**flow/config.mk**
```make
export PLATFORM = sky130hd
export DESIGN_NAME = miniRV
export DESIGN_NICKNAME = miniRV
export VERILOG_FILES = /design/flow/design.v
export SDC_FILE = /design/flow/constraint.sdc
export NUM_CORES = 4
export LEC_CHECK = 0
export CAP_MARGIN = 20
export CORE_MARGIN = 2
export CORE_UTILIZATION = 72
export CTS_CLUSTER_DIAMETER = 390
export CTS_CLUSTER_SIZE = 99
export SLEW_MARGIN = 20
```
**flow/constraint.sdc**
```tcl
create_clock -name core_clock -period 5.61 [get_ports {clk}]
set_input_delay 1.1220 -clock core_clock [delete_from_list [all_inputs] [get_ports {clk}]]
set_output_delay 1.1220 -clock core_clock [all_outputs]
set_load 0.01 [all_outputs]
```
**flow/design.v**
```verilog
module pc (
    input   wire                clk,
    input   wire                rst,
    input   wire                pause_i,
    input   wire                sel_i,
    input   wire[15:0]  br_addr_i,
    output  wire[15:0]  pc4_o,
    output  reg[15:0]   pc_o
);
assign pc4_o = pc_o + 4;
always @(posedge clk or posedge rst) begin
    if(rst) begin
        pc_o <= 16'h0000;
    end else if (pause_i == 1'b1) begin
        pc_o <= pc_o;
    end else if (sel_i == 1'b1)begin
        pc_o <= br_addr_i;
    end else begin
        pc_o <= pc_o + 4;
    end
end
endmodule  
module if_id (
    input   wire                clk,
    input   wire                rst,
    input   wire                pause_i,
    input   wire[15:0]  pc_i,
    input   wire[15:0]  pc4_i,
    input   wire[31:0]      inst_i,
    input   wire                flush_i,
    output  reg[15:0]   pc_o,
    output  reg[15:0]   pc4_o,
    output  reg[31:0]       inst_o
);
always @(posedge clk or posedge rst) begin
    if(rst) begin
        pc_o   <= 16'b0;
        pc4_o  <= 16'b0;
        inst_o <= 32'b0;
    end else if(flush_i) begin
        pc_o   <= 16'b0;
        pc4_o  <= 16'b0;
        inst_o <= 32'b0;
    end else if(pause_i == 1'b1) begin
        pc_o   <= pc_o;
        pc4_o  <= pc4_o;
        inst_o <= inst_o;
    end else begin
        pc_o   <= pc_i;
        pc4_o  <= pc4_i;
        inst_o <= inst_i;
    end
end
endmodule  
module regfile (
    input   wire                clk,
    input   wire                wen,
    input   wire[4:0]   waddr,
    input   wire[4:0]   raddr1,
    input   wire[4:0]   raddr2,
    input   wire[31:0]      wdata,
    output  wire[31:0]      data1_o,     
    output  wire[31:0]      data2_o      
);
reg [31:0]  regs[0:31];
assign  data1_o = (raddr1 == 5'b00000) ? 32'h0000_0000 
                  : (wen && raddr1 == waddr) ?  wdata
                  : regs[raddr1];
assign  data2_o = (raddr2 == 5'b00000) ? 32'h0000_0000 
                  : (wen && raddr2 == waddr) ?  wdata
                  : regs[raddr2];
always @(posedge clk) begin
    if(wen) begin
        regs[waddr] <= wdata;
    end else begin
        regs[0] <= 32'h0000_0000; 
    end
end
endmodule  
module ctrl (
    input   wire        rst,
    input   wire[6:0]   opcode,
    input   wire[2:0]   func3,
    input   wire[6:0]   func7,
    output  reg         inst_valid,
    output  reg[2:0]    imm_sel,
    output  reg         reg_wen,
    output  reg         op1_sel,
    output  reg         op2_sel,
    output  reg[1:0]    alu_sel,
    output  reg[3:0]    alu_op,
    output  reg         mem_wen,
    output  reg[1:0]    wb_sel,
    output  reg[2:0]    br_sel,
    output  wire        is_jalr_o
);
assign is_jalr_o = (opcode == 7'b1100111) && (func3 == 3'b000);
always @(*) begin
    if(rst) begin
        inst_valid = 1'b0;
        imm_sel    = 3'b000;
        reg_wen    = 1'b0;
        op1_sel    = 1'b0;
        op2_sel    = 1'b1;
        alu_sel    = 2'b00;
        alu_op     = 4'b0000;
        mem_wen    = 1'b0;
        wb_sel     = 2'b00;
        br_sel     = 3'b000;
    end
    else begin
        case (opcode)
            7'b0110011: begin
                case (func7[5]) 
                    1'b0: begin
                        case (func3)
                            3'b000: begin        
                                inst_valid = 1'b1;             
                                imm_sel    = 3'b000;
                                reg_wen    = 1'b1;
                                op1_sel    = 1'b1;
                                op2_sel    = 1'b0;
                                alu_sel    = 2'b01;
                                alu_op     = 4'b0001;
                                mem_wen    = 1'b0;
                                wb_sel     = 2'b10;
                                br_sel     = 3'b000;
                            end
                            3'b010: begin      
                                inst_valid = 1'b1;                 
                                imm_sel    = 3'b000;
                                reg_wen    = 1'b1;
                                op1_sel    = 1'b1;
                                op2_sel    = 1'b0;
                                alu_sel    = 2'b01;
                                alu_op     = 4'b1011;
                                mem_wen    = 1'b0;
                                wb_sel     = 2'b10;
                                br_sel     = 3'b000;
                            end
                            3'b011: begin     
                                inst_valid = 1'b1;                   
                                imm_sel    = 3'b000;
                                reg_wen    = 1'b1;
                                op1_sel    = 1'b1;
                                op2_sel    = 1'b0;
                                alu_sel    = 2'b01;
                                alu_op     = 4'b1100;
                                mem_wen    = 1'b0;
                                wb_sel     = 2'b10;
                                br_sel     = 3'b000;
                            end
                            3'b111: begin     
                                inst_valid = 1'b1;                  
                                imm_sel    = 3'b000;
                                reg_wen    = 1'b1;
                                op1_sel    = 1'b1;
                                op2_sel    = 1'b0;
                                alu_sel    = 2'b11;
                                alu_op     = 4'b1000;
                                mem_wen    = 1'b0;
                                wb_sel     = 2'b10;
                                br_sel     = 3'b000;
                            end
                            3'b110: begin    
                                inst_valid = 1'b1;               
                                imm_sel    = 3'b000;
                                reg_wen    = 1'b1;
                                op1_sel    = 1'b1;
                                op2_sel    = 1'b0;
                                alu_sel    = 2'b11;
                                alu_op     = 4'b1001;
                                mem_wen    = 1'b0;
                                wb_sel     = 2'b10;
                                br_sel     = 3'b000;
                            end
                            3'b100: begin     
                                inst_valid = 1'b1;                 
                                imm_sel    = 3'b000;
                                reg_wen    = 1'b1;
                                op1_sel    = 1'b1;
                                op2_sel    = 1'b0;
                                alu_sel    = 2'b11;
                                alu_op     = 4'b1010;
                                mem_wen    = 1'b0;
                                wb_sel     = 2'b10;
                                br_sel     = 3'b000;
                            end
                            3'b001: begin   
                                inst_valid = 1'b1;                    
                                imm_sel    = 3'b000;
                                reg_wen    = 1'b1;
                                op1_sel    = 1'b1;
                                op2_sel    = 1'b0;
                                alu_sel    = 2'b10;
                                alu_op     = 4'b0101;
                                mem_wen    = 1'b0;
                                wb_sel     = 2'b10;
                                br_sel     = 3'b000;
                            end
                            3'b101: begin    
                                inst_valid = 1'b1;                    
                                imm_sel    = 3'b000;
                                reg_wen    = 1'b1;
                                op1_sel    = 1'b1;
                                op2_sel    = 1'b0;
                                alu_sel    = 2'b10;
                                alu_op     = 4'b0110;
                                mem_wen    = 1'b0;
                                wb_sel     = 2'b10;
                                br_sel     = 3'b000;
                            end
                            default begin
                                inst_valid = 1'b0;
                                imm_sel    = 3'b000;
                                reg_wen    = 1'b0;
                                op1_sel    = 1'b0;
                                op2_sel    = 1'b1;
                                alu_sel    = 2'b00;
                                alu_op     = 4'b0000;
                                mem_wen    = 1'b0;
                                wb_sel     = 2'b00;
                                br_sel     = 3'b000;
                            end
                        endcase
                    end
                    1'b1: begin
                        case (func3)
                            3'b000: begin   
                                inst_valid = 1'b1;                    
                                imm_sel    = 3'b000;
                                reg_wen    = 1'b1;
                                op1_sel    = 1'b1;
                                op2_sel    = 1'b0;
                                alu_sel    = 2'b01;
                                alu_op     = 4'b0010;
                                mem_wen    = 1'b0;
                                wb_sel     = 2'b10;
                                br_sel     = 3'b000;
                            end
                            3'b101: begin
                                inst_valid = 1'b1;
                                imm_sel    = 3'b000;
                                reg_wen    = 1'b1;
                                op1_sel    = 1'b1;
                                op2_sel    = 1'b0;
                                alu_sel    = 2'b10;
                                alu_op     = 4'b0111;
                                mem_wen    = 1'b0;
                                wb_sel     = 2'b10;
                                br_sel     = 3'b000;
                            end
                            default begin
                                inst_valid = 1'b0;
                                imm_sel    = 3'b000;
                                reg_wen    = 1'b0;
                                op1_sel    = 1'b0;
                                op2_sel    = 1'b1;
                                alu_sel    = 2'b00;
                                alu_op     = 4'b0000;
                                mem_wen    = 1'b0;
                                wb_sel     = 2'b00;
                                br_sel     = 3'b000;
                            end
                        endcase
                    end
                    default begin
                        inst_valid = 1'b0;
                        imm_sel    = 3'b000;
                        reg_wen    = 1'b0;
                        op1_sel    = 1'b0;
                        op2_sel    = 1'b1;
                        alu_sel    = 2'b00;
                        alu_op     = 4'b0000;
                        mem_wen    = 1'b0;
                        wb_sel     = 2'b00;
                        br_sel     = 3'b000;
                    end
                endcase
            end
            7'b0010011: begin
                case (func3)
                    3'b000: begin       
                        inst_valid = 1'b1;                 
                        imm_sel    = 3'b001;
                        reg_wen    = 1'b1;
                        op1_sel    = 1'b1;
                        op2_sel    = 1'b1;
                        alu_sel    = 2'b01;
                        alu_op     = 4'b0001;
                        mem_wen    = 1'b0;
                        wb_sel     = 2'b10;
                        br_sel     = 3'b000;
                    end
                    3'b010: begin       
                        inst_valid = 1'b1;                
                        imm_sel    = 3'b001;
                        reg_wen    = 1'b1;
                        op1_sel    = 1'b1;
                        op2_sel    = 1'b1;
                        alu_sel    = 2'b01;
                        alu_op     = 4'b1011;
                        mem_wen    = 1'b0;
                        wb_sel     = 2'b10;
                        br_sel     = 3'b000;
                    end
                    3'b011: begin      
                        inst_valid = 1'b1;                  
                        imm_sel    = 3'b001;
                        reg_wen    = 1'b1;
                        op1_sel    = 1'b1;
                        op2_sel    = 1'b1;
                        alu_sel    = 2'b01;
                        alu_op     = 4'b1100;
                        mem_wen    = 1'b0;
                        wb_sel     = 2'b10;
                        br_sel     = 3'b000;
                    end
                    3'b111: begin     
                        inst_valid = 1'b1;                  
                        imm_sel    = 3'b001;
                        reg_wen    = 1'b1;
                        op1_sel    = 1'b1;
                        op2_sel    = 1'b1;
                        alu_sel    = 2'b11;
                        alu_op     = 4'b1000;
                        mem_wen    = 1'b0;
                        wb_sel     = 2'b10;
                        br_sel     = 3'b000;
                    end
                    3'b110: begin        
                        inst_valid = 1'b1;                
                        imm_sel    = 3'b001;
                        reg_wen    = 1'b1;
                        op1_sel    = 1'b1;
                        op2_sel    = 1'b1;
                        alu_sel    = 2'b11;
                        alu_op     = 4'b1001;
                        mem_wen    = 1'b0;
                        wb_sel     = 2'b10;
                        br_sel     = 3'b000;
                    end 
                    3'b100: begin     
                        inst_valid = 1'b1;                  
                        imm_sel    = 3'b001;
                        reg_wen    = 1'b1;
                        op1_sel    = 1'b1;
                        op2_sel    = 1'b1;
                        alu_sel    = 2'b11;
                        alu_op     = 4'b1010;
                        mem_wen    = 1'b0;
                        wb_sel     = 2'b10;
                        br_sel     = 3'b000;
                    end
                    3'b001: begin     
                        inst_valid = 1'b1;                  
                        imm_sel    = 3'b001;
                        reg_wen    = 1'b1;
                        op1_sel    = 1'b1;
                        op2_sel    = 1'b1;
                        alu_sel    = 2'b10;
                        alu_op     = 4'b0101;
                        mem_wen    = 1'b0;
                        wb_sel     = 2'b10;
                        br_sel     = 3'b000;
                    end
                    3'b101: begin   
                        inst_valid = 1'b1;                    
                        imm_sel    = 3'b001;
                        reg_wen    = 1'b1;
                        op1_sel    = 1'b1;
                        op2_sel    = 1'b1;
                        alu_sel    = 2'b10;
                        mem_wen    = 1'b0;
                        wb_sel     = 2'b10;
                        br_sel     = 3'b000;
                        if(func7[5]) begin
                            alu_op = 4'b0111;
                        end else begin
                            alu_op = 4'b0110;
                        end
                    end
                    default begin
                        inst_valid = 1'b0;
                        imm_sel    = 3'b000;
                        reg_wen    = 1'b0;
                        op1_sel    = 1'b0;
                        op2_sel    = 1'b1;
                        alu_sel    = 2'b00;
                        alu_op     = 4'b0000;
                        mem_wen    = 1'b0;
                        wb_sel     = 2'b00;
                        br_sel     = 3'b000;
                    end
                endcase
            end
            7'b0000011: begin
                case (func3)
                    3'b010: begin
                        inst_valid = 1'b1;
                        imm_sel    = 3'b001;
                        reg_wen    = 1'b1;
                        op1_sel    = 1'b1;
                        op2_sel    = 1'b1;
                        alu_sel    = 2'b01;
                        alu_op     = 4'b0001;
                        mem_wen    = 1'b0;
                        wb_sel     = 2'b11;
                        br_sel     = 3'b000;
                    end
                    default begin
                        inst_valid = 1'b0;
                        imm_sel    = 3'b000;
                        reg_wen    = 1'b0;
                        op1_sel    = 1'b0;
                        op2_sel    = 1'b1;
                        alu_sel    = 2'b00;
                        alu_op     = 4'b0000;
                        mem_wen    = 1'b0;
                        wb_sel     = 2'b00;
                        br_sel     = 3'b000;
                    end
                endcase
            end
            7'b1100111: begin
                if(func3 == 3'b000) begin
                        inst_valid = 1'b1;                       
                        imm_sel    = 3'b001;
                        reg_wen    = 1'b1;
                        op1_sel    = 1'b0;
                        op2_sel    = 1'b1;
                        alu_sel    = 2'b00;
                        alu_op     = 4'b0000;
                        mem_wen    = 1'b0;
                        wb_sel     = 2'b01;
                        br_sel     = 3'b111;
                end else begin     
                    inst_valid = 1'b0;
                    imm_sel    = 3'b000;
                    reg_wen    = 1'b0;
                    op1_sel    = 1'b0;
                    op2_sel    = 1'b1;
                    alu_sel    = 2'b00;
                    alu_op     = 4'b0000;
                    mem_wen    = 1'b0;
                    wb_sel     = 2'b00;
                    br_sel     = 3'b000;
                end
            end
            7'b0100011: begin
                case (func3)
                    3'b010: begin
                        inst_valid = 1'b1;
                        imm_sel    = 3'b010;
                        reg_wen    = 1'b0;
                        op1_sel    = 1'b1;
                        op2_sel    = 1'b1;
                        alu_sel    = 2'b01;
                        alu_op     = 4'b0001;
                        mem_wen    = 1'b1;
                        wb_sel     = 2'b00;
                        br_sel     = 3'b000;
                    end
                    default begin     
                        inst_valid = 1'b0;
                        imm_sel    = 3'b000;
                        reg_wen    = 1'b0;
                        op1_sel    = 1'b0;
                        op2_sel    = 1'b1;
                        alu_sel    = 2'b00;
                        alu_op     = 4'b0000;
                        mem_wen    = 1'b0;
                        wb_sel     = 2'b00;
                        br_sel     = 3'b000;
                    end
                endcase
            end
            7'b1100011: begin
                case (func3)
                    3'b000: begin
                        inst_valid = 1'b1;
                        imm_sel    = 3'b011;
                        reg_wen    = 1'b0;
                        op1_sel    = 1'b0;
                        op2_sel    = 1'b1;
                        alu_sel    = 2'b01;
                        alu_op     = 4'b0001;
                        mem_wen    = 1'b0;
                        wb_sel     = 2'b00;
                        br_sel     = 3'b001;
                    end
                    3'b001: begin
                        inst_valid = 1'b1;
                        imm_sel    = 3'b011;
                        reg_wen    = 1'b0;
                        op1_sel    = 1'b0;
                        op2_sel    = 1'b1;
                        alu_sel    = 2'b01;
                        alu_op     = 4'b0001;
                        mem_wen    = 1'b0;
                        wb_sel     = 2'b00;
                        br_sel     = 3'b010;
                    end
                    3'b100: begin
                        inst_valid = 1'b1;
                        imm_sel    = 3'b011;
                        reg_wen    = 1'b0;
                        op1_sel    = 1'b0;
                        op2_sel    = 1'b1;
                        alu_sel    = 2'b01;
                        alu_op     = 4'b0001;
                        mem_wen    = 1'b0;
                        wb_sel     = 2'b00;
                        br_sel     = 3'b011;
                    end
                    3'b110: begin
                        inst_valid = 1'b1;
                        imm_sel    = 3'b011;
                        reg_wen    = 1'b0;
                        op1_sel    = 1'b0;
                        op2_sel    = 1'b1;
                        alu_sel    = 2'b01;
                        alu_op     = 4'b0001;
                        mem_wen    = 1'b0;
                        wb_sel     = 2'b00;
                        br_sel     = 3'b100;
                    end
                    3'b101: begin
                        inst_valid = 1'b1;
                        imm_sel    = 3'b011;
                        reg_wen    = 1'b0;
                        op1_sel    = 1'b0;
                        op2_sel    = 1'b1;
                        alu_sel    = 2'b01;
                        alu_op     = 4'b0001;
                        mem_wen    = 1'b0;
                        wb_sel     = 2'b00;
                        br_sel     = 3'b101;
                    end
                    3'b111: begin 
                        inst_valid = 1'b1;   
                        imm_sel    = 3'b011;
                        reg_wen    = 1'b0;
                        op1_sel    = 1'b0;
                        op2_sel    = 1'b1;
                        alu_sel    = 2'b01;
                        alu_op     = 4'b0001;
                        mem_wen    = 1'b0;
                        wb_sel     = 2'b00;
                        br_sel     = 3'b110;
                    end
                    default begin   
                        inst_valid = 1'b0;
                        imm_sel    = 3'b000;
                        reg_wen    = 1'b0;
                        op1_sel    = 1'b0;
                        op2_sel    = 1'b1;
                        alu_sel    = 2'b00;
                        alu_op     = 4'b0000;
                        mem_wen    = 1'b0;
                        wb_sel     = 2'b00;
                        br_sel     = 3'b000;
                    end
                endcase
            end
            7'b0110111: begin
                inst_valid = 1'b1;
                imm_sel    = 3'b100;
                reg_wen    = 1'b1;
                op1_sel    = 1'b1;
                op2_sel    = 1'b1;
                alu_sel    = 2'b01;
                alu_op     = 4'b0011;
                mem_wen    = 1'b0;
                wb_sel     = 2'b10;
                br_sel     = 3'b000;
            end
            7'b0010111: begin       
                inst_valid = 1'b1;      
                imm_sel    = 3'b100;
                reg_wen    = 1'b1;
                op1_sel    = 1'b0;
                op2_sel    = 1'b1;
                alu_sel    = 2'b01;
                alu_op     = 4'b0001;
                mem_wen    = 1'b0;
                wb_sel     = 2'b10;
                br_sel     = 3'b000;
            end
            7'b1101111: begin
                inst_valid = 1'b1;
                imm_sel    = 3'b101;
                reg_wen    = 1'b1;
                op1_sel    = 1'b0;
                op2_sel    = 1'b1;
                alu_sel    = 2'b01;
                alu_op     = 4'b0001;
                mem_wen    = 1'b0;
                wb_sel     = 2'b01;
                br_sel     = 3'b111;
            end
            default begin
                inst_valid = 1'b0;
                imm_sel    = 3'b000;
                reg_wen    = 1'b0;
                op1_sel    = 1'b0;
                op2_sel    = 1'b1;
                alu_sel    = 2'b00;
                alu_op     = 4'b0000;
                mem_wen    = 1'b0;
                wb_sel     = 2'b00;
                br_sel     = 3'b000;
            end
        endcase
    end
end
endmodule  
module imm_gen (
    input   wire            rst,
    input   wire[2:0]       sel_i,
    input   wire[31:7]      data_i,
    output  reg[31:0]   imm_o
);
always @(*) begin
    if(rst) begin
        imm_o = 32'h0000_0000;
    end else begin
        case (sel_i)
            3'b001: begin
                imm_o = { { 20{data_i[31]} }, data_i[31:20]};
            end
            3'b010: begin
                imm_o = { { 20{data_i[31]} } , data_i[31:25], data_i[11:7]};
            end
            3'b011: begin
                imm_o = { { 20{data_i[31]} } , data_i[7], data_i[30:25], data_i[11:8], 1'b0};
            end
            3'b100: begin
                imm_o = { data_i[31:12], 12'b0};
            end
            3'b101: begin
                imm_o = {  { 12{data_i[31]} }, data_i[19:12], data_i[20], data_i[30:21], 1'b0 };
            end
            default begin
                imm_o = 32'h0000_0000;
            end
        endcase
    end
end
endmodule  
module branch (
    input   wire            rst,
    input   wire[2:0]       sel_i,
    input   wire[31:0]  data1_i,
    input   wire[31:0]  data2_i,
    input   wire[15:0]      pc_i,
    input   wire[15:0]      imm_i,
    input   wire            is_jalr_i,
    output  wire[15:0]      br_addr_o,
    output  reg             pc_sel_o
);
assign br_addr_o = (is_jalr_i) ? (data1_i + imm_i) : pc_i + imm_i;
wire[31:0] data_sub = data1_i + ( ~data2_i + 1 );
wire data1_eq_data2 = (data1_i == data2_i);
wire data1_lt_data2 = ( (sel_i == 3'b011) || (sel_i == 3'b101) ) ?
                            (  ( data1_i[31] && !data2_i[31])
                            || ( data1_i[31] &&  data2_i[31] && data_sub[31])
                            || (!data1_i[31] && !data2_i[31] && data_sub[31]) )
                            :  ( data1_i < data2_i );
always @(*) begin
    if(rst) begin
        pc_sel_o = 1'b0;
    end else begin
        case (sel_i)
            3'b001: begin
                pc_sel_o = data1_eq_data2;
            end
            3'b010: begin
                pc_sel_o = ~data1_eq_data2;
            end          
            3'b011,3'b100: begin
                pc_sel_o = data1_lt_data2;
            end     
            3'b101,3'b110: begin
                pc_sel_o = ~data1_lt_data2;
            end
            3'b111: begin
                pc_sel_o = 1'b1;
            end
            default begin
                pc_sel_o = 1'b0;
            end
        endcase
    end
end
endmodule  
module id (
    input   wire                rst,
    input   wire[31:0]      inst_i,
    input   wire[31:0]      rdata1_i,
    input   wire[31:0]      rdata2_i,
    input   wire[15:0]          pc_i,
    output  wire                inst_valid_o,
    output  wire                pc_sel_o,
    output  wire[15:0]          br_addr_o,
    output  wire                reg_wen_o,
    output  wire[4:0]   reg_waddr_o,
    output  wire[31:0]      op1_o,
    output  wire[31:0]      op2_o,
    output  wire[1:0]           alu_sel_o,
    output  wire[3:0]           alu_op_o,
    output  wire                mem_wen_o,
    output  wire[31:0]      mem_wdata_o,
    output  wire[1:0]           wb_sel_o,
    input   wire                ex_wen_i,
    input   wire[4:0]   ex_waddr_i,
    input   wire[31:0]      ex_wdata_i,
    input   wire                mem_wen_i,
    input   wire[4:0]   mem_waddr_i,
    input   wire[31:0]      mem_wdata_i,
    output  wire                op1_sel_o,
    output  wire[4:0]   raddr1_o,
    output  wire                op2_sel_o,
    output  wire[4:0]   raddr2_o
);
wire[2:0]    ctrl_imm_sel_o;
wire         ctrl_op1_sel_o;
wire         ctrl_op2_sel_o;
wire[2:0]    ctrl_br_sel_o;
wire         ctrl_is_jalr_o;
wire[31:0]  immgen_imm_o;
wire    reg1_ex_forward = (ex_wen_i == 1'b1) && (ex_waddr_i == inst_i[19:15]);
wire    reg1_mem_forward = (mem_wen_i == 1'b1) && (mem_waddr_i == inst_i[19:15]);
wire    reg2_ex_forward = (ex_wen_i == 1'b1) && (ex_waddr_i == inst_i[24:20]);
wire    reg2_mem_forward = (mem_wen_i == 1'b1) && (mem_waddr_i == inst_i[24:20]);
wire[31:0]    reg1_data = (inst_i[19:15] == 5'b00000) ? 32'h0000_0000 
                                : (reg1_ex_forward == 1'b1) ? ex_wdata_i
                                : (reg1_mem_forward == 1'b1) ? mem_wdata_i
                                : rdata1_i ;
wire[31:0]    reg2_data = (inst_i[24:20] == 5'b00000) ? 32'h0000_0000
                                : (reg2_ex_forward == 1'b1) ? ex_wdata_i
                                : (reg2_mem_forward == 1'b1) ? mem_wdata_i
                                : rdata2_i ;
assign op1_o = (ctrl_op1_sel_o == 1'b0) ? {16'b0,pc_i} 
                : reg1_data;
assign op2_o = (ctrl_op2_sel_o == 1'b1) ? immgen_imm_o 
                : reg2_data;
ctrl u_ctrl(
    .rst(rst),
    .opcode(inst_i[6:0]),
    .func3(inst_i[14:12]),
    .func7(inst_i[31:25]),
    .inst_valid(inst_valid_o),
    .imm_sel(ctrl_imm_sel_o),
    .reg_wen(reg_wen_o),
    .op1_sel(ctrl_op1_sel_o),
    .op2_sel(ctrl_op2_sel_o),
    .alu_sel(alu_sel_o),
    .alu_op(alu_op_o),
    .mem_wen(mem_wen_o),
    .wb_sel(wb_sel_o),
    .br_sel(ctrl_br_sel_o),
    .is_jalr_o(ctrl_is_jalr_o)
);
imm_gen u_imm_gen(
    .rst(rst),
    .sel_i(ctrl_imm_sel_o),
    .data_i(inst_i[31:7]),
    .imm_o(immgen_imm_o)
);
branch u_branch(
    .rst(rst),
    .sel_i(ctrl_br_sel_o),
    .data1_i(reg1_data),
    .data2_i(reg2_data),
    .pc_i(pc_i),
    .imm_i(immgen_imm_o[15:0]),
    .is_jalr_i(ctrl_is_jalr_o),
    .pc_sel_o(pc_sel_o),
    .br_addr_o(br_addr_o)
);
assign reg_waddr_o = inst_i[11:7];
assign mem_wdata_o = reg2_data;
wire uses_rs1 = (inst_i[6:0] == 7'b0110011)  || (inst_i[6:0] == 7'b0010011) ||
                (inst_i[6:0] == 7'b0000011) || (inst_i[6:0] == 7'b1100111) ||
                (inst_i[6:0] == 7'b0100011)  || (inst_i[6:0] == 7'b1100011);
wire uses_rs2 = (inst_i[6:0] == 7'b0110011)  || (inst_i[6:0] == 7'b0100011)  ||
                (inst_i[6:0] == 7'b1100011);
assign op1_sel_o = uses_rs1 ? 1'b1 : 1'b0;
assign raddr1_o  = inst_i[19:15];
assign op2_sel_o = uses_rs2 ? 1'b0 : 1'b1;
assign raddr2_o  = inst_i[24:20]; 
endmodule  
module id_ex (
    input   wire                clk,
    input   wire                rst,
    input   wire                pause_i,
    input   wire                inst_valid_i,
    input   wire[31:0]      op1_i,
    input   wire[31:0]      op2_i,
    input   wire[1:0]           alu_sel_i,
    input   wire[3:0]           alu_op_i,
    input   wire                reg_wen_i,
    input   wire[4:0]   reg_waddr_i,
    input   wire[1:0]           wb_sel_i,
    input   wire[15:0]  pc_i,
    input   wire[15:0]  pc4_i,
    input   wire                mem_wen_i,
    input   wire[31:0]      mem_wdata_i,
    output  reg                 inst_valid_o,
    output  reg[31:0]       op1_o,
    output  reg[31:0]       op2_o,
    output  reg[1:0]            alu_sel_o,
    output  reg[3:0]            alu_op_o,
    output  reg                 reg_wen_o,
    output  reg[4:0]    reg_waddr_o,
    output  reg[1:0]            wb_sel_o,
    output  reg[15:0]   pc_o,
    output  reg[15:0]   pc4_o,
    output  reg                 mem_wen_o,
    output  reg[31:0]       mem_wdata_o
);
always @(posedge clk or posedge rst) begin
    if(rst) begin
        inst_valid_o <= 1'b0;
        op1_o        <= 32'h0000_0000;
        op2_o        <= 32'h0000_0000;
        alu_sel_o    <= 2'b00;
        alu_op_o     <= 4'b0000;
        reg_wen_o    <= 1'b0;
        reg_waddr_o  <= 5'b00000;
        wb_sel_o     <= 2'b00;
        pc_o         <= 16'h0000;
        pc4_o        <= 16'h0000;
        mem_wen_o    <= 1'b0;
        mem_wdata_o  <= 1'b0;
    end else if(pause_i == 1'b1) begin
        inst_valid_o <= 1'b0;
        op1_o        <= 32'h0000_0000;
        op2_o        <= 32'h0000_0000;
        alu_sel_o    <= 2'b00;
        alu_op_o     <= 4'b0000;
        reg_wen_o    <= 1'b0;
        reg_waddr_o  <= 5'b00000;
        wb_sel_o     <= 2'b00;
        pc_o         <= 16'h0000;
        pc4_o        <= 16'h0000;
        mem_wen_o    <= 1'b0;
        mem_wdata_o  <= 1'b0;
    end else begin
        inst_valid_o <= inst_valid_i;
        op1_o        <= op1_i;
        op2_o        <= op2_i;
        alu_sel_o    <= alu_sel_i;
        alu_op_o     <= alu_op_i;
        reg_wen_o    <= reg_wen_i;
        reg_waddr_o  <= reg_waddr_i;
        wb_sel_o     <= wb_sel_i;
        pc_o         <= pc_i;
        pc4_o        <= pc4_i;
        mem_wen_o    <= mem_wen_i;
        mem_wdata_o  <= mem_wdata_i;
    end
end
endmodule  
module alu (
    input   wire            rst,
    input   wire[31:0]  num1_i,
    input   wire[31:0]  num2_i,
    input   wire[1:0]       sel,    
    input   wire[3:0]       op,     
    output  reg[31:0]       result_o
);
reg[31:0]   result_arith;
reg[31:0]   result_shift;
reg[31:0]   result_logic;
wire[31:0] num_add = num1_i + num2_i;
wire[31:0] num_sub = num1_i + ( ~num2_i + 1 );
wire num1_eq_num2 = (num1_i == num2_i);
wire num1_lt_num2 = ( op == 4'b1011) ?
                            (  ( num1_i[31] && !num2_i[31])
                            || ( num1_i[31] &&  num2_i[31] && num_sub[31])
                            || (!num1_i[31] && !num2_i[31] && num_sub[31]) )
                            :  ( num1_i < num2_i );
always @(*) begin
    if(rst) begin
        result_arith = 32'h0000_0000;
    end else begin
        case (op)
            4'b0001: begin
                result_arith = num_add;
            end
            4'b0010: begin
                result_arith = num_sub;
            end
            4'b0011: begin
                result_arith = num2_i;
            end
            4'b1011,4'b1100: begin
                result_arith = num1_lt_num2;
            end
            default begin
                result_arith = 32'h0000_0000;
            end        
        endcase
    end
end
always @(*) begin
    if(rst) begin
        result_shift = 32'h0000_0000;
    end else begin
        case (op)
            4'b0101: begin
                result_shift = num1_i << num2_i[4:0];
            end
            4'b0110: begin
                result_shift = num1_i >> num2_i[4:0];
            end
            4'b0111: begin
                result_shift = $signed( num1_i ) >>> num2_i[4:0];
            end
            default begin
                result_shift = 32'h0000_0000;
            end
        endcase
    end
end
always @(*) begin
    if(rst) begin
        result_logic = 32'h0000_0000;
    end else begin
        case (op)
            4'b1000: begin
                result_logic = num1_i & num2_i;
            end
            4'b1001: begin
                result_logic = num1_i | num2_i;
            end
            4'b1010: begin
                result_logic = num1_i ^ num2_i;
            end
            default begin
                result_logic = 32'h0000_0000;
            end
        endcase
    end 
end
always @(*) begin
    case (sel)
        2'b01: begin
            result_o = result_arith;
        end
        2'b11: begin
            result_o = result_logic;
        end
        2'b10: begin
            result_o = result_shift;
        end
        default begin
            result_o = 32'h0000_0000;
        end
    endcase
end
endmodule  
module ex (      
    input  wire                 rst,
    input  wire                 inst_valid_i,
    input  wire[31:0]       op1_i,
    input  wire[31:0]       op2_i,
    input  wire[1:0]            alu_sel_i,
    input  wire[3:0]            alu_op_i,
    input  wire                 reg_wen_i,
    input  wire[4:0]    reg_waddr_i,
    input  wire[1:0]            wb_sel_i,
    input  wire[15:0]   pc_i,
    input  wire[15:0]   pc4_i,
    input  wire                 mem_wen_i,
    input  wire[31:0]       mem_wdata_i, 
    output wire                 inst_valid_o,
    output wire                 mem_wen_o,
    output wire[31:0]       mem_wdata_o,
    output wire                 reg_wen_o,
    output wire[4:0]    reg_waddr_o,
    output wire[31:0]       alu_result_o,
    output wire[1:0]            wb_sel_o,
    output wire[15:0]           pc_o,
    output wire[15:0]           pc4_o,
    output wire[31:0]       data_forward_o
);
assign inst_valid_o = inst_valid_i;
assign mem_wen_o = mem_wen_i;
assign mem_wdata_o = mem_wdata_i;
assign reg_wen_o = reg_wen_i;
assign reg_waddr_o = reg_waddr_i;
assign wb_sel_o = wb_sel_i;
assign pc_o  = pc_i;
assign pc4_o = pc4_i;
alu u_alu(
    .rst(rst),
    .num1_i(op1_i),
    .num2_i(op2_i),
    .sel(alu_sel_i),
    .op(alu_op_i),
    .result_o(alu_result_o)
);
assign data_forward_o = wb_sel_i == (2'b01) ? {16'b0,pc4_i} : alu_result_o;
endmodule  
module ex_mem (
    input   wire                clk,
    input   wire                rst,
    input   wire                pause_i, 
    input   wire                inst_valid_i,
    input   wire                mem_wen_i,
    input   wire[31:0]      mem_wdata_i,
    input   wire                reg_wen_i,
    input   wire[4:0]   reg_waddr_i,
    input   wire[31:0]      alu_result_i,
    input   wire[1:0]           wb_sel_i, 
    input   wire[15:0]          pc_i,
    input   wire[15:0]          pc4_i,
    output   reg                inst_valid_o,
    output   reg                mem_wen_o,
    output   reg[31:0]      mem_wdata_o,
    output   reg                reg_wen_o,
    output   reg[4:0]   reg_waddr_o,
    output   reg[31:0]      alu_result_o,
    output   reg[1:0]           wb_sel_o,
    output   reg[15:0]          pc_o,
    output   reg[15:0]          pc4_o
);
always @(posedge clk or posedge rst) begin
    if(rst) begin
        inst_valid_o <= 1'b0;
        mem_wen_o    <= 1'b0;
        mem_wdata_o  <= 32'h0000_0000;
        reg_wen_o    <= 1'b0;
        reg_waddr_o  <= 5'b00000;
        alu_result_o <= 32'h0000_0000;
        wb_sel_o     <= 2'b00;
        pc_o         <= 16'h0000;
        pc4_o        <= 16'h0000;
    end else if(pause_i == 1'b1) begin
        inst_valid_o <= 1'b0;
        mem_wen_o    <= 1'b0;
        mem_wdata_o  <= 32'h0000_0000;
        reg_wen_o    <= 1'b0;
        reg_waddr_o  <= 5'b00000;
        alu_result_o <= 32'h0000_0000;
        wb_sel_o     <= 2'b00;
        pc_o         <= 16'h0000;
        pc4_o        <= 16'h0000;
    end else begin
        inst_valid_o <= inst_valid_i;
        mem_wen_o    <= mem_wen_i;
        mem_wdata_o  <= mem_wdata_i;
        reg_wen_o    <= reg_wen_i;
        reg_waddr_o  <= reg_waddr_i;
        alu_result_o <= alu_result_i;
        wb_sel_o     <= wb_sel_i;
        pc_o         <= pc_i;
        pc4_o        <= pc4_i;
    end
end
endmodule  
module mem (
    input   wire[31:0]      alu_result_i,
    input   wire[1:0]           wb_sel_i,
    input   wire[15:0]          pc4_i,
    input   wire[31:0]      dm_data_i,
    output  wire[31:0]      reg_wdata_o
);
assign  reg_wdata_o = (wb_sel_i == 2'b10) ? alu_result_i
                        : (wb_sel_i == 2'b01) ? pc4_i
                        : (wb_sel_i == 2'b11) ? dm_data_i
                        : 32'h0000_0000;
endmodule  
module mem_wb (
    input   wire                clk,
    input   wire                rst,
    input   wire                pause_i, 
    input   wire                inst_valid_i,
    input   wire                reg_wen_i,
    input   wire[4:0]   reg_waddr_i,
    input   wire[31:0]      reg_wdata_i,
    input   wire[15:0]          pc_i,
    output  reg                 inst_valid_o,
    output  reg                 reg_wen_o,
    output  reg[4:0]    reg_waddr_o,
    output  reg[31:0]       reg_wdata_o,
    output  reg[15:0]           pc_o
);
always @(posedge clk or posedge rst) begin
    if(rst) begin
        inst_valid_o <= 1'b0;
        reg_wen_o    <= 1'b0;
        reg_waddr_o  <= 5'b00000;
        reg_wdata_o  <= 32'h0000_0000;
        pc_o         <= 16'h0000;
    end else if(pause_i == 1'b1) begin
        inst_valid_o <= 1'b0;
        reg_wen_o    <= 1'b0;
        reg_waddr_o  <= 5'b00000;
        reg_wdata_o  <= 32'h0000_0000;
        pc_o         <= 16'h0000;
    end else begin
        inst_valid_o <= inst_valid_i;
        reg_wen_o    <= reg_wen_i;
        reg_waddr_o  <= reg_waddr_i;
        reg_wdata_o  <= reg_wdata_i;
        pc_o         <= pc_i;
    end
end
endmodule  
module bubble (
    input   wire                rst,
    input   wire                ex_wen_i,
    input   wire[1:0]           ex_wb_sel_i,
    input   wire[4:0]   ex_reg_waddr_i,
    input   wire                id_op1_sel_i,
    input   wire[4:0]   id_raddr1_i,
    input   wire                id_op2_sel_i,
    input   wire[4:0]   id_raddr2_i,
    output  reg                 pc_pause_o,
    output  reg                 ifid_pause_o,
    output  reg                 idex_pause_o,
    output  reg                 exmem_pause_o,
    output  reg                 memwb_pause_o
);
wire    lu_pause = (ex_wen_i == 1'b1) && ( ex_wb_sel_i == 2'b11 ) 
                && ( ( id_op1_sel_i == 1'b1 && id_raddr1_i == ex_reg_waddr_i)
                    || (id_op2_sel_i == 1'b0 && id_raddr2_i == ex_reg_waddr_i) );
always @(*) begin
    if(rst) begin
        pc_pause_o    = 1'b0; 
        ifid_pause_o  = 1'b0;
        idex_pause_o  = 1'b0;
        exmem_pause_o = 1'b0;
        memwb_pause_o = 1'b0;
    end else if(lu_pause) begin
        pc_pause_o    = 1'b1; 
        ifid_pause_o  = 1'b1;
        idex_pause_o  = 1'b1;
        exmem_pause_o = 1'b0;
        memwb_pause_o = 1'b0;
    end else begin
        pc_pause_o    = 1'b0; 
        ifid_pause_o  = 1'b0;
        idex_pause_o  = 1'b0;
        exmem_pause_o = 1'b0;
        memwb_pause_o = 1'b0;
    end
end
endmodule  
module miniRV (
    input   wire                clk,
    input   wire                rst,
    input   wire[31:0]      inst_i,
    input   wire[31:0]      mem_rdata_i,
    output  wire[13:0]   inst_addr_o,
    output  wire[15:0]          mem_addr_o,
    output  wire                mem_wen_o,
    output  wire[31:0]      mem_wdata_o,
    output          debug_wb_have_inst,    
    output [31:0]   debug_wb_pc,           
    output          debug_wb_ena,          
    output [4:0]    debug_wb_reg,          
    output [31:0]   debug_wb_value         
);
wire                pc_sel_i;
wire                id_pc_sel_o;
wire[15:0]          pc_br_addr_i;
wire[15:0]  pc_pc_o;
wire[15:0]  pc_pc4_o;
assign inst_addr_o = pc_pc_o[15:2];
wire[15:0]          ifid_pc_o;
wire[15:0]          ifid_pc4_o;
wire[31:0]      ifid_inst_o;
wire                idex_inst_valid_i;
wire[31:0]      idex_op1_i;
wire[31:0]      idex_op2_i;
wire[1:0]           idex_alu_sel_i;
wire[3:0]           idex_alu_op_i;
wire                idex_reg_wen_i;
wire[4:0]   idex_reg_waddr_i;
wire[1:0]           idex_wb_sel_i;
wire                idex_mem_wen_i;
wire[31:0]      idex_mem_wdata_i;
wire[31:0]      idex_op1_o;
wire[31:0]      idex_op2_o;
wire[1:0]           idex_alu_sel_o;
wire[3:0]           idex_alu_op_o;
wire                idex_reg_wen_o;
wire[4:0]   idex_reg_waddr_o;
wire[1:0]           idex_wb_sel_o;
wire[15:0]  idex_pc_o;
wire[15:0]  idex_pc4_o;
wire                idex_mem_wen_o;
wire[31:0]      idex_mem_wdata_o;
wire[31:0]      ex_data_forward_o;
wire                exmem_inst_valid_i;
wire                exmem_mem_wen_i;
wire[31:0]      exmem_mem_wdata_i;
wire                exmem_reg_wen_i;
wire[4:0]   exmem_reg_waddr_i;
wire[31:0]      exmem_alu_result_i;
wire[1:0]           exmem_wb_sel_i;
wire[15:0]          exmem_pc4_i;
wire                exmem_inst_valid_o;
wire                exmem_reg_wen_o;
wire[4:0]   exmem_reg_waddr_o;
wire[31:0]      exmem_alu_result_o;
wire[1:0]           exmem_wb_sel_o;
wire[15:0]          exmem_pc4_o;
wire[15:0]          exmem_pc_i;
wire[15:0]          exmem_pc_o;
wire                memwb_reg_wen_i;
wire[4:0]   memwb_reg_waddr_i;
wire[31:0]      memwb_reg_wdata_i;
wire[15:0]          trace_pc; 
wire                regfile_wen_i;
wire[31:0]      regfile_wdata_i;
wire[4:0]   regfile_waddr_i;
wire[4:0]   regfile_raddr1_i;
wire[4:0]   regfile_raddr2_i;
wire[31:0]      regfile_data1_o;
wire[31:0]      regfile_data2_o;
wire[31:0]      alu_num1_i;
wire[31:0]      alu_num2_i;
wire[1:0]           alu_sel_i;    
wire[5:0]           alu_op_i;     
wire                bubble_id_op1_sel_i;
wire[4:0]   bubble_id_raddr1_i;
wire                bubble_id_op2_sel_i;
wire[4:0]   bubble_id_raddr2_i;
wire                bubble_pc_pause_o;
wire                bubble_ifid_pause_o;
wire                bubble_idex_pause_o;
wire                bubble_exmem_pause_o;
wire                bubble_memwb_pause_o;
pc u_pc(
    .clk(clk),
    .rst(rst),
    .pause_i(bubble_pc_pause_o),
    .sel_i(pc_sel_i),
    .br_addr_i(pc_br_addr_i),
    .pc4_o(pc_pc4_o),
    .pc_o(pc_pc_o)
);
if_id u_if_id(
    .clk(clk),
    .rst(rst),
    .pause_i(bubble_ifid_pause_o),
    .pc_i(pc_pc_o),
    .pc4_i(pc_pc4_o),
    .inst_i(inst_i),
    .flush_i(pc_sel_i),
    .pc_o(ifid_pc_o),
    .pc4_o(ifid_pc4_o),
    .inst_o(ifid_inst_o)
);
regfile u_regfile(
    .clk(clk),
    .wen(regfile_wen_i),
    .waddr(regfile_waddr_i),
    .raddr1(ifid_inst_o[19:15]),
    .raddr2(ifid_inst_o[24:20]),
    .wdata(regfile_wdata_i),
    .data1_o(regfile_data1_o),
    .data2_o(regfile_data2_o)
);
id u_id(
    .rst(rst),
    .inst_i(ifid_inst_o),
    .rdata1_i(regfile_data1_o),
    .rdata2_i(regfile_data2_o),
    .pc_i(ifid_pc_o),
    .pc_sel_o(id_pc_sel_o),
    .br_addr_o(pc_br_addr_i),
    .reg_wen_o(idex_reg_wen_i),
    .reg_waddr_o(idex_reg_waddr_i),
    .inst_valid_o(idex_inst_valid_i),
    .op1_o(idex_op1_i),
    .op2_o(idex_op2_i),
    .alu_sel_o(idex_alu_sel_i),
    .alu_op_o(idex_alu_op_i),
    .mem_wen_o(idex_mem_wen_i),
    .mem_wdata_o(idex_mem_wdata_i),
    .wb_sel_o(idex_wb_sel_i),
    .ex_wen_i(exmem_reg_wen_i),
    .ex_waddr_i(exmem_reg_waddr_i),
    .ex_wdata_i(ex_data_forward_o),
    .mem_wen_i(exmem_reg_wen_o),
    .mem_waddr_i(exmem_reg_waddr_o),
    .mem_wdata_i(memwb_reg_wdata_i),
    .op1_sel_o(bubble_id_op1_sel_i),
    .raddr1_o(bubble_id_raddr1_i),
    .op2_sel_o(bubble_id_op2_sel_i),
    .raddr2_o(bubble_id_raddr2_i)
);
wire idex_inst_valid_o;
id_ex u_id_ex(
    .clk(clk),
    .rst(rst),
    .pause_i(bubble_idex_pause_o),
    .inst_valid_i(idex_inst_valid_i),
    .op1_i(idex_op1_i),
    .op2_i(idex_op2_i),
    .alu_sel_i(idex_alu_sel_i),
    .alu_op_i(idex_alu_op_i),
    .reg_wen_i(idex_reg_wen_i),
    .reg_waddr_i(idex_reg_waddr_i),
    .wb_sel_i(idex_wb_sel_i),
    .pc_i(ifid_pc_o),
    .pc4_i(ifid_pc4_o),
    .mem_wen_i(idex_mem_wen_i),
    .mem_wdata_i(idex_mem_wdata_i),
    .inst_valid_o(idex_inst_valid_o),
    .op1_o(idex_op1_o),
    .op2_o(idex_op2_o),
    .alu_sel_o(idex_alu_sel_o),
    .alu_op_o(idex_alu_op_o),
    .reg_wen_o(idex_reg_wen_o),
    .reg_waddr_o(idex_reg_waddr_o),
    .wb_sel_o(idex_wb_sel_o),
    .pc_o(idex_pc_o),
    .pc4_o(idex_pc4_o),
    .mem_wen_o(idex_mem_wen_o),
    .mem_wdata_o(idex_mem_wdata_o)
);
ex u_ex(
    .rst(rst),
    .inst_valid_i(idex_inst_valid_o),
    .op1_i(idex_op1_o),
    .op2_i(idex_op2_o),
    .alu_sel_i(idex_alu_sel_o),
    .alu_op_i(idex_alu_op_o),
    .reg_wen_i(idex_reg_wen_o),
    .reg_waddr_i(idex_reg_waddr_o),
    .wb_sel_i(idex_wb_sel_o),
    .pc_i(idex_pc_o),
    .pc4_i(idex_pc4_o),
    .mem_wen_i(idex_mem_wen_o),
    .mem_wdata_i(idex_mem_wdata_o),
    .inst_valid_o(exmem_inst_valid_i),
    .mem_wen_o(exmem_mem_wen_i),
    .mem_wdata_o(exmem_mem_wdata_i),
    .reg_wen_o(exmem_reg_wen_i),
    .reg_waddr_o(exmem_reg_waddr_i),
    .alu_result_o(exmem_alu_result_i),
    .wb_sel_o(exmem_wb_sel_i),
    .pc_o(exmem_pc_i),
    .pc4_o(exmem_pc4_i),
    .data_forward_o(ex_data_forward_o)
);
ex_mem u_ex_mem(
    .clk(clk),
    .rst(rst),
    .pause_i(bubble_exmem_pause_o),
    .inst_valid_i(exmem_inst_valid_i),
    .mem_wen_i(exmem_mem_wen_i),
    .mem_wdata_i(exmem_mem_wdata_i),
    .reg_wen_i(exmem_reg_wen_i),
    .reg_waddr_i(exmem_reg_waddr_i),
    .alu_result_i(exmem_alu_result_i),
    .wb_sel_i(exmem_wb_sel_i), 
    .pc4_i(exmem_pc4_i),
    .inst_valid_o(exmem_inst_valid_o),
    .mem_wen_o(mem_wen_o),
    .mem_wdata_o(mem_wdata_o),
    .reg_wen_o(exmem_reg_wen_o),
    .reg_waddr_o(exmem_reg_waddr_o),
    .alu_result_o(exmem_alu_result_o),
    .wb_sel_o(exmem_wb_sel_o), 
    .pc4_o(exmem_pc4_o),
    .pc_i(exmem_pc_i),
    .pc_o(exmem_pc_o)
);
mem u_mem(
    .alu_result_i(exmem_alu_result_o),
    .wb_sel_i(exmem_wb_sel_o),
    .pc4_i(exmem_pc4_o),
    .dm_data_i(mem_rdata_i),
    .reg_wdata_o(memwb_reg_wdata_i)
);
mem_wb u_mem_wb(
    .clk(clk),
    .rst(rst),
    .pause_i(bubble_memwb_pause_o),
    .inst_valid_i(exmem_inst_valid_o),
    .reg_wen_i(exmem_reg_wen_o),
    .reg_waddr_i(exmem_reg_waddr_o),
    .reg_wdata_i(memwb_reg_wdata_i),
    .inst_valid_o(debug_wb_have_inst),
    .reg_wen_o(regfile_wen_i),
    .reg_waddr_o(regfile_waddr_i),
    .reg_wdata_o(regfile_wdata_i),
    .pc_i(exmem_pc_o),
    .pc_o(trace_pc)
);
bubble u_bubble(
    .rst(rst),
    .ex_wen_i(idex_reg_wen_o),
    .ex_wb_sel_i(idex_wb_sel_o),
    .ex_reg_waddr_i(idex_reg_waddr_o),
    .id_op1_sel_i(bubble_id_op1_sel_i),
    .id_raddr1_i(bubble_id_raddr1_i),
    .id_op2_sel_i(bubble_id_op2_sel_i),
    .id_raddr2_i(bubble_id_raddr2_i),
    .pc_pause_o(bubble_pc_pause_o),
    .ifid_pause_o(bubble_ifid_pause_o),
    .idex_pause_o(bubble_idex_pause_o),
    .exmem_pause_o(bubble_exmem_pause_o),
    .memwb_pause_o(bubble_memwb_pause_o)
);
assign mem_addr_o = exmem_alu_result_o[15:0];
assign pc_sel_i = id_pc_sel_o & ~bubble_pc_pause_o;
assign debug_wb_pc        = {16'b0,trace_pc};
assign debug_wb_ena       = regfile_wen_i;
assign debug_wb_reg       = regfile_waddr_i;
assign debug_wb_value     = regfile_wdata_i;
endmodule  
```
**flow/run.sh**
```bash
#!/bin/bash
# the make line also repeats each setting of config.mk as NAME=value (left out here)
make -C /OpenROAD-flow-scripts/flow DESIGN_CONFIG=/design/flow/config.mk WORK_HOME=/design/flow/orfs CLKGATE_MAP_FILE= finish
```
==> results_slide.txt, run 1 <==
Run Summary

Synthesis
  – Yosys chip area: 0.0755 sq mm
  – Register share after synthesis: 0.533
  – Yosys simple share: 0.0728
  – Mapped Avg Cell Area: 14.3 sq um
  – XOR/XNOR Fraction of Synth Area: 0.00882
  – Primary flip-flop cell chosen by synthesis mapping: edfxtp_1
  – Cell variety after synth: 101
  – Area fraction in compound gates after synthesis: 0.0929
  – Yosys top cell by area: edfxtp_1
  – Dominant cells by area after synthesis: edfxtp_1, mux4_2, dfrtp_1
  – Cells in synth_stat.txt: 5273
  – Yosys top cell area share: 0.407
  – Dominant cell by count in the synthesized netlist: edfxtp_1
  – Portion of netlist area occupied by mux cells: 0.235
  – Post-synth EDFFs: 1024
  – Number of synthesis warnings: 11
  – Mapped Cells: ~5300
  – Post-synth design cell area: 0.0755 sq mm
  – Commonest cells in the netlist: edfxtp_1, mux4_2, dfrtp_1, nand2_1, nor2_1
  – Flip-flop and latch count after synthesis: roughly 1400
  – Fa+ha+maj area frac: 0.0255
  – Async set-or-reset flop fraction in the synthesized netlist: 0.270
  – Largest non-sequential cell family by area: multiplexers

Clock network
  – Number of buffers added to fix hold violations after cts: 0
  – Worst-case clock buffer depth: 3
  – Clock root cell: clkbuf_16
  – Number of buffers inserted during clock tree synthesis: 18
  – Clock sink count: 1403
  – Count of H-tree levels built during CTS: 1

Placement
  – Number of placed instances, taps included: 7629
  – HPWL Detailed: between 200000 and 250000 microns
  – GPL Wtd Cong: 1.16
  – DP Area: slightly below 0.09 sq mm
  – Buffers added on ports: 183
  – Post-placement setup slack: -1.78 ns

Die
  – Placeable Area: 0.104 sq mm
  – IO Count: about 200
  – Number of rows created at floorplan: 118
  – Height of the chip: 328 microns
  – Effective utilization at floorplan: 0.727
  – Area enclosed by the die boundary: 0.107 sq mm
  – Die width: around 330 microns

Outcome
  – Outcome: stopped before the end
  – Failing step: global routing
  – Run Error: [ERROR GRT-0116] Global routing finished with congestion. Check the congestion regions in the DRC Viewer.

GRT
  – Overall global routing resource usage: 0.794
  – Total grt overflow: around 140
-- what timing repair did --
action,CTS
resized,39
gates cloned,3
pin swaps,25
setup buffers,9
endpoints found under the setup margin,78
-- metal layers --
metal | GRT overflow | track usage
met3 | 29 | 0.698
met1 | 19 | 0.816
met5 | 4 | 0.519
met2 | 48 | 0.919
met4 | 43 | 0.695
==> run 2: changes to the inputs <==
Settings changed: CAP_MARGIN 20 to 5, CTS_CLUSTER_DIAMETER 390 to 372, CTS_CLUSTER_SIZE 99 to 44, HOLD_SLACK_MARGIN from default to -0.09, SETUP_SLACK_MARGIN from default to -0.45.
Clock period 5.61 ns to 5.91 ns, I/O delays scaled along.
==> results_slide.txt, run 2 <==
Run Summary

Synthesis
  – Flip-flop and latch count after synthesis: 1403 (unchanged)
  – Mapped Cells: 5273 (unchanged)
  – Yosys top cell area share: 0.407 (unchanged)
  – Area fraction in compound gates after synthesis: 0.0929 (unchanged)
  – Number of synthesis warnings: 11 (unchanged)
  – Post-synth EDFFs: 1024 (unchanged)
  – Mapped Avg Cell Area: 14.3 sq um (unchanged)
  – Fa+ha+maj area frac: 0.0255 (unchanged)
  – Post-synth design cell area: 0.0755 sq mm (unchanged)
  – XOR/XNOR Fraction of Synth Area: 0.00882 (unchanged)
  – Portion of netlist area occupied by mux cells: 0.235 (unchanged)
  – Commonest cells in the netlist: edfxtp_1, mux4_2, dfrtp_1, nand2_1, nor2_1
  – Largest non-sequential cell family by area: multiplexers
  – Cell variety after synth: 101 (unchanged)
  – Register share after synthesis: 0.533 (unchanged)
  – Yosys simple share: 0.0728 (unchanged)
  – Dominant cells by area after synthesis: edfxtp_1, mux4_2, dfrtp_1
  – Yosys chip area: 0.0755 sq mm (unchanged)
  – Primary flip-flop cell chosen by synthesis mapping: edfxtp_1
  – Cells in synth_stat.txt: 5273 (unchanged)
  – Async set-or-reset flop fraction in the synthesized netlist: 0.270 (unchanged)
  – Yosys top cell by area: edfxtp_1
  – Dominant cell by count in the synthesized netlist: edfxtp_1

Placement
  – Buffers added on ports: 183 (unchanged)
  – Number of placed instances, taps included: 7543 (-1.1%)
  – HPWL Detailed: 247000 microns (-0.34%)
  – GPL Wtd Cong: 1.14 (-1.0%)

GRT
  – Overall global routing resource usage: 0.866
  – Total grt overflow: 444

Clock network
  – Clock root cell: clkbuf_16
  – Number of buffers added to fix hold violations after cts: 0 (unchanged)
  – Count of H-tree levels built during CTS: 2 (+1)
  – Clock sink count: 1403 (unchanged)
  – Number of buffers inserted during clock tree synthesis: 37 (+19)
  – Worst-case clock buffer depth: 3 (unchanged)

Die
  – Area enclosed by the die boundary: 0.107 sq mm (unchanged)
  – Number of rows created at floorplan: 118 (unchanged)
  – Placeable Area: 0.104 sq mm (unchanged)
  – Die width: 328 microns (unchanged)
  – Effective utilization at floorplan: 0.727 (unchanged)
  – Height of the chip: 328 microns (unchanged)
  – IO Count: 200 (unchanged)

Outcome
  – Run Error: [ERROR GRT-0116] Global routing finished with congestion. Check the congestion regions in the DRC Viewer.
  – Outcome: stopped before the end
  – Failing step: global routing
run 2: through the flow:
stage | total power [mW] | utilization | instance area, sq um | hold slack (ns) | setup WS [ns]
2_1_floorplan | 12.6 | - | 75800 | 0.331 | -0.518
4_1_cts | 18.2 | 0.852 | 88400 | 0.365 | -1.28
3_3_place_gp | 14.1 | 0.836 | 86800 | 0.332 | -1.04
3_5_place_dp | 14.2 | 0.837 | 86900 | 0.335 | -1.45
run 2: metal layers:
metal / overflow / track usage
met1: 61 / 0.875
met2: 154 / 0.956
met3: 81 / 0.802
met4: 136 / 0.814
met5: 12 / 0.603
run 2: what timing repair did:
action | 4_1_cts
setup buffers | 15
gates cloned | 4
resized | 78
pin swaps | 20
setup endpoints to repair | 78
==> run 3: changes to the inputs <==
Settings changed: CAP_MARGIN 5 to 20, CORE_UTILIZATION 72 to 61, CTS_CLUSTER_DIAMETER 372 to default, CTS_CLUSTER_SIZE 44 to 100, HOLD_SLACK_MARGIN -0.09 to default, SETUP_SLACK_MARGIN -0.45 to default.
Clock period 5.91 ns to 11.1 ns, I/O delays scaled along.
==> results_slide.txt, run 3 <==
Key Metrics from the Run

Outcome
  – Outcome: timing/DRC/antenna clean

Synthesis
  – Post-synth EDFFs: 1024 (unchanged)
  – Number of synthesis warnings: 11 (unchanged)
  – Yosys top cell by area: edfxtp_1
  – Area fraction in compound gates after synthesis: 0.0929 (unchanged)
  – XOR/XNOR Fraction of Synth Area: 0.00882 (unchanged)
  – Yosys chip area: 0.0755 sq mm (unchanged)
  – Post-synth design cell area: 0.0755 sq mm (unchanged)
  – Portion of netlist area occupied by mux cells: 0.235 (unchanged)
  – Dominant cells by area after synthesis: edfxtp_1, mux4_2, dfrtp_1
  – Mapped Avg Cell Area: 14.3 sq um (unchanged)
  – Fa+ha+maj area frac: 0.0255 (unchanged)
  – Async set-or-reset flop fraction in the synthesized netlist: 0.270 (unchanged)
  – Register share after synthesis: 0.533 (unchanged)
  – Commonest cells in the netlist: edfxtp_1, mux4_2, dfrtp_1, nand2_1, nor2_1
  – Primary flip-flop cell chosen by synthesis mapping: edfxtp_1
  – Cells in synth_stat.txt: 5273 (unchanged)
  – Flip-flop and latch count after synthesis: 1403 (unchanged)
  – Dominant cell by count in the synthesized netlist: edfxtp_1
  – Mapped Cells: 5273 (unchanged)
  – Cell variety after synth: 101 (unchanged)
  – Yosys simple share: 0.0728 (unchanged)
  – Largest non-sequential cell family by area: multiplexers
  – Yosys top cell area share: 0.407 (unchanged)

Routing
  – Wire per inst: 40.2 microns
  – # DRC: 0
  – Vias per cell: 7.75
  – Router iterations before antenna repair: 8
  – Detailed router's first-iteration violation count: 10100
  – Via count of the routed design: around 55000
  – Final ANT Viol Nets: 0
  – Overall routed net length: between 200000 and 300000 microns

Worst setup path
  – Endpoint of the most critical register-to-register path: u_pc.pc_o[3]
  – Startpoint of the most critical setup path: u_id_ex.op2_o[1]
  – Peak fanout along the critical path: 33
  – Type of origin of the critical path: flop
  – Element type at the critical path end: flop
  – Worst setup slack for register-to-register paths: ~1.4 ns
  – Reg-to-reg critical path startpoint: u_id_ex.op2_o[1]
  – Data arrival time of the critical path: 10.41 ns
  – Number of cells on the critical path: between 40 and 50
  – CP peak stage delay: between 0.9 and 1 ns
  – Crit path buffers/inverters: 3
  – Cell family with most CP delay: AND-OR/OR-AND gates
  – Worst EP required: 11.83 ns
  – Timing endpoint of the critical path: u_pc.pc_o[3]
  – Most used cell, CP: nor2_1
  – R2R depth: 41
  – Worst setup path class: reg -> reg
  – Slowest stage cell, crit path: dfrtp_2

Pwr
  – Cell Pwr Density: about 140 mW/mm^2
  – Combinational cell fraction of total power: 0.100
  – Clock share of power: 0.411
  – Total power: about 12 mW
  – Clock group total power: around 5 mW
  – P_leak: 30.8 nW
  – Internal power summed over all cells: 9.03 mW
  – Seq pwr share: 0.489
  – Sequential power: 5.91 mW
  – Reported combinational group power: 1.21 mW
  – Net switching power: 3.05 mW
  – Switching fraction of total power: 0.253
  – Highest ir drop seen on vdd: 0.221 mV
  – Main power group: registers

Final timing
  – Top achievable clock speed: around 0.10 GHz
  – Final critical-path share of the clock period: 0.872
  – Max-slew headroom: 0.246
  – Worst-case hold slack: 0.334 ns
  – Setup clock skew after layout: 0.0373 ns
  – Setup violators final: 0
  – RSZ-0062 raised after global routing: no
  – Transition time of the tightest slew-check pin: roughly 1.1 ns
  – Final setup slack of the worst path: 1.42 ns
  – Slew Limit Fails: 0
  – Clock period minus final worst setup slack: 9.68 ns
  – Total negative slack: 0 ns
  – Hold Vio Cnt, Final: 0

Layout
  – Area of all placed cells without fillers: 0.0837 sq mm
  – Final cell count without fillers: 7060
  – Area growth, synth to finish: 10.9%
  – Total number of nets in the final design: 5527
  – Share of the core filled with cells in the final layout: 0.679

Flow run
  – Number of max-cap violations: 0
  – Tool warnings: 99

Clock network
  – Clock-pin transition on the worst setup and hold timing paths: 0.06 ns
  – Clock sink count: 1403 (unchanged)
  – TritonCTS clock tree: yes
  – Number of buffers inserted during clock tree synthesis: 143 (+290%)
  – Number of buffers added to fix hold violations after cts: 0 (unchanged)
  – Clk ins delay skew pair: 0.81 ns
  – Worst-case clock buffer depth: 3 (unchanged)
  – Gates resized, CTS repair: 0 (-100%)
  – Clock root cell: clkbuf_16
  – Buffer count from post-CTS setup fixing: 0 (-15)
  – Count of H-tree levels built during CTS: 4 (+2)

Min path
  – Kind of path behind the tightest hold check: reg -> reg
  – Worst hold path stage count: 0
  – Sink of the worst hold path: u_ex_mem.mem_wdata_o[2]
  – Min-delay src: u_id_ex.mem_wdata_o[2]

Placement
  – HPWL Detailed: 179000 microns (-27%)
  – GPL Wtd Cong: 1.07 (-6.3%)
  – Number of placed instances, taps included: 6802 (-9.8%)
  – Post-placement setup slack: 1.48 ns (+2.94 ns)
  – Buffers added on ports: 183 (unchanged)
  – DP Area: 0.0790 sq mm (-9.1%)

Die
  – Placeable Area: 0.123 sq mm (+19%)
  – Number of rows created at floorplan: 129 (+9.3%)
  – Height of the chip: 356 microns (+8.5%)
  – Effective utilization at floorplan: 0.612 (-0.115)
  – IO Count: 200 (unchanged)
  – Die width: 356 microns (+8.5%)
  – Area enclosed by the die boundary: 0.127 sq mm (+18%)

GRT
  – Overall global routing resource usage: 0.451
  – Total grt overflow: 0
  – Via count of the first global-routing pass: 52700
  – First-pass GRT wire length: 400000 microns
  – Number of antenna violations at the first check in global routing: 21
  – Largest net degree at the start of global routing: 185
[run 3: per-layer routing]
metal,global-route usage,part of all wire
met5,0,0.00074
met4,0.272,0.077
met3,0.133,0.14
met2,0.671,0.45
met1,0.594,0.34
[run 3: cell type report]
cell class / count / area (sq um)
sequential: 1403 / 40300
fill: 8058 / 39600
multi-input combinational: 3323 / 33200
clock buffer: 182 / 3850
timing repair buffer: 315 / 3010
tap: 1637 / 2050
clock inverter: 71 / 873
inverter: 125 / 495
antenna: 4 / 10.0
==> run 4: changes to the inputs <==
Settings changed: CTS_CLUSTER_DIAMETER from default to 372, CTS_CLUSTER_SIZE 100 to 15.
Clock period 11.1 ns to 4.97 ns, I/O delays scaled along.
==> results_slide.txt, run 4 <==
Key Metrics from the Run

Layout
  – Area of combinational cells with multiple inputs: 0.0334 sq mm (+0.79%)
  – Total number of nets in the final design: 6792 (+23%)
  – FILL cells: 7131 (-12%)
  – Area taken by flip-flops and latches: 0.0403 sq mm (about the same)
  – Area growth, synth to finish: 23.2%
  – Share of the core filled with cells in the final layout: 0.754 (+0.0751)

Worst setup path
  – Worst setup path class: reg -> reg
  – Crit path buffers/inverters: 7 (+4)
  – Most used cell, CP: buf_4
  – Number of cells on the critical path: 33 (-20%)
  – Cell family with most CP delay: AND-OR/OR-AND gates
  – Data arrival time of the critical path: 7.97 ns (-2.44 ns)
  – CP peak stage delay: 0.49 ns (-0.43 ns)
  – R2R depth: 33 (-20%)
  – Startpoint of the most critical setup path: u_id_ex.op1_o[0]
  – Type of origin of the critical path: flop
  – Timing endpoint of the critical path: u_pc.pc_o[3]
  – Worst setup slack for register-to-register paths: -2.34 ns (-3.77 ns)
  – Slowest stage cell, crit path: a2111oi_2
  – Element type at the critical path end: flop
  – Worst EP required: 5.62 ns (-6.21 ns)

Outcome
  – Outcome: failed layout checks
  – Fail Reasons: negative setup slack

Clock network
  – Worst-case clock buffer depth: 3 (unchanged)
  – Clock sink count: 1403 (unchanged)
  – Number of buffers inserted during clock tree synthesis: 103 (-28%)
  – Clock root cell: clkbuf_16
  – Clk ins delay skew pair: 0.81 ns (about the same)
  – Clock-pin transition on the worst setup and hold timing paths: 0.09 ns (+0.03 ns)
  – Number of buffers added to fix hold violations after cts: 0 (unchanged)
  – Count of H-tree levels built during CTS: 3 (-1)

Pwr
  – Sequential power: 13.0 mW (+120%)
  – Total power: 25.3 mW (+110%)
  – Seq pwr share: 0.515 (+0.026)
  – Highest ir drop seen on vdd: 0.438 mV (+98%)
  – Net switching power: 6.87 mW (+120%)
  – Clock share of power: 0.329 (-0.082)
  – Cell Pwr Density: 272 mW/mm^2 (+88%)
  – Clock group total power: 8.31 mW (+68%)
  – Switching fraction of total power: 0.272 (+0.0190)
  – P_leak: 36.6 nW (+19%)
  – Internal power summed over all cells: 18.4 mW (+100%)
  – Reported combinational group power: 3.94 mW (+230%)
  – Main power group: registers

Final timing
  – Max-slew headroom: 0.177 (-0.0693)
  – Final setup slack of the worst path: -2.34 ns (-3.77 ns)
  – Setup clock skew after layout: 0.0833 ns (+0.0460 ns)
  – Hold Vio Cnt, Final: 0 (unchanged)
  – Transition time of the tightest slew-check pin: 1.23 ns (+0.110 ns)
  – RSZ-0062 raised after global routing: yes
  – Clock period minus final worst setup slack: 7.31 ns (-2.36 ns)
  – Setup violators final: 78 (+78)
  – Top achievable clock speed: 0.137 GHz (+32%)
  – Final critical-path share of the clock period: 1.47 (+0.600)

Die
  – Number of rows created at floorplan: 129 (unchanged)
  – Height of the chip: 356 microns (unchanged)
  – IO Count: 200 (unchanged)
  – Effective utilization at floorplan: 0.612 (unchanged)
  – Area enclosed by the die boundary: 0.127 sq mm (unchanged)

GRT
  – Total grt overflow: 0 (unchanged)
  – Largest net degree at the start of global routing: 167 (-9.7%)
  – Number of antenna violations at the first check in global routing: 42 (+100%)
  – Overall global routing resource usage: 0.539 (+0.0876)
  – First-pass GRT wire length: 474000 microns (+18%)
  – Via count of the first global-routing pass: 62500 (+18%)

Synthesis
  – Largest non-sequential cell family by area: multiplexers
  – Mapped Avg Cell Area: 14.3 sq um (unchanged)
  – Yosys simple share: 0.0728 (unchanged)
  – Yosys top cell by area: edfxtp_1
  – Portion of netlist area occupied by mux cells: 0.235 (unchanged)
  – Async set-or-reset flop fraction in the synthesized netlist: 0.270 (unchanged)
  – Register share after synthesis: 0.533 (unchanged)
  – XOR/XNOR Fraction of Synth Area: 0.00882 (unchanged)
  – Dominant cell by count in the synthesized netlist: edfxtp_1
  – Post-synth design cell area: 0.0755 sq mm (unchanged)
  – Cell variety after synth: 101 (unchanged)
  – Yosys chip area: 0.0755 sq mm (unchanged)
  – Fa+ha+maj area frac: 0.0255 (unchanged)
  – Dominant cells by area after synthesis: edfxtp_1, mux4_2, dfrtp_1
  – Mapped Cells: 5273 (unchanged)
  – Primary flip-flop cell chosen by synthesis mapping: edfxtp_1
  – Cells in synth_stat.txt: 5273 (unchanged)
  – Flip-flop and latch count after synthesis: 1403 (unchanged)
  – Yosys top cell area share: 0.407 (unchanged)
  – Number of synthesis warnings: 11 (unchanged)

Routing
  – Final ANT Viol Nets: 0 (unchanged)
  – Detailed router's first-iteration violation count: 12900 (+27%)
  – Router iterations before antenna repair: 7 (-1)
  – Vias per cell: 7.78 (+0.44%)
  – Wire per inst: 41.0 microns (+2.1%)
  – Overall routed net length: 340000 microns (+20%)
  – Via count of the routed design: 64600 (+18%)

Min path
  – Sink of the worst hold path: u_ex_mem.mem_wdata_o[14]
  – Kind of path behind the tightest hold check: reg -> reg
  – Worst hold path stage count: 0 (unchanged)
  – Min-delay src: u_id_ex.mem_wdata_o[14]

Flow run
  – Tool warnings: 104 (+5.1%)
  – Number of max-cap violations: 0 (unchanged)

Placement
  – GPL Wtd Cong: 1.12 (+4.6%)
  – HPWL Detailed: 225000 microns (+26%)
  – Buffers added on ports: 183 (unchanged)
-- run 4: cell type report --
class                           count  share of cell area
Tap cell                         1637              0.0220
Clock inverter                      8             0.00164
Timing Repair Buffer             1619               0.148
Inverter                          125             0.00548
Clock buffer                      150              0.0296
Sequential cell                  1403               0.433
Multi-Input combinational cell   3324               0.360
Antenna cell                       37            0.000996
-- run 4: metal layers --
layer / track usage / routed length (microns) / share of wire
met1: 0.647 / 103000 / 0.30
met5: 0.00340 / 353 / 0.0010
met4: 0.438 / 37000 / 0.11
met2: 0.760 / 143000 / 0.42
met3: 0.230 / 56900 / 0.17
-- run 4: through the flow --
| stage | hold slack (ns) | std cells | instance area [sq um] | setup TNS [ns] | worst slack, ns |
|---|---|---|---|---|---|
| 6_report | 0.343 | 8303 | 93000 | -175.24 | -2.34 |
| 5_1_grt | 0.353 | 8273 | 92900 | -188.58 | -2.50 |
| 4_1_cts | 0.349 | 8256 | 92700 | -157.72 | -2.11 |
| 3_5_place_dp | 0.335 | 8086 | 89500 | -166.92 | -2.22 |
| 3_3_place_gp | 0.332 | 8085 | 89500 | -149.47 | -2.01 |
| 2_1_floorplan | 0.331 | 5288 | 75800 | -107.29 | -1.46 |
-- run 4: what timing repair did --
action,CTS,global route
pin swaps,15,14
setup endpoints to repair,78,80
gates cloned,3,2
buffers inserted,9,5
gates resized,34,32
endpoints found under the hold margin,0,0
Power is estimated from default activity; no workload was simulated.
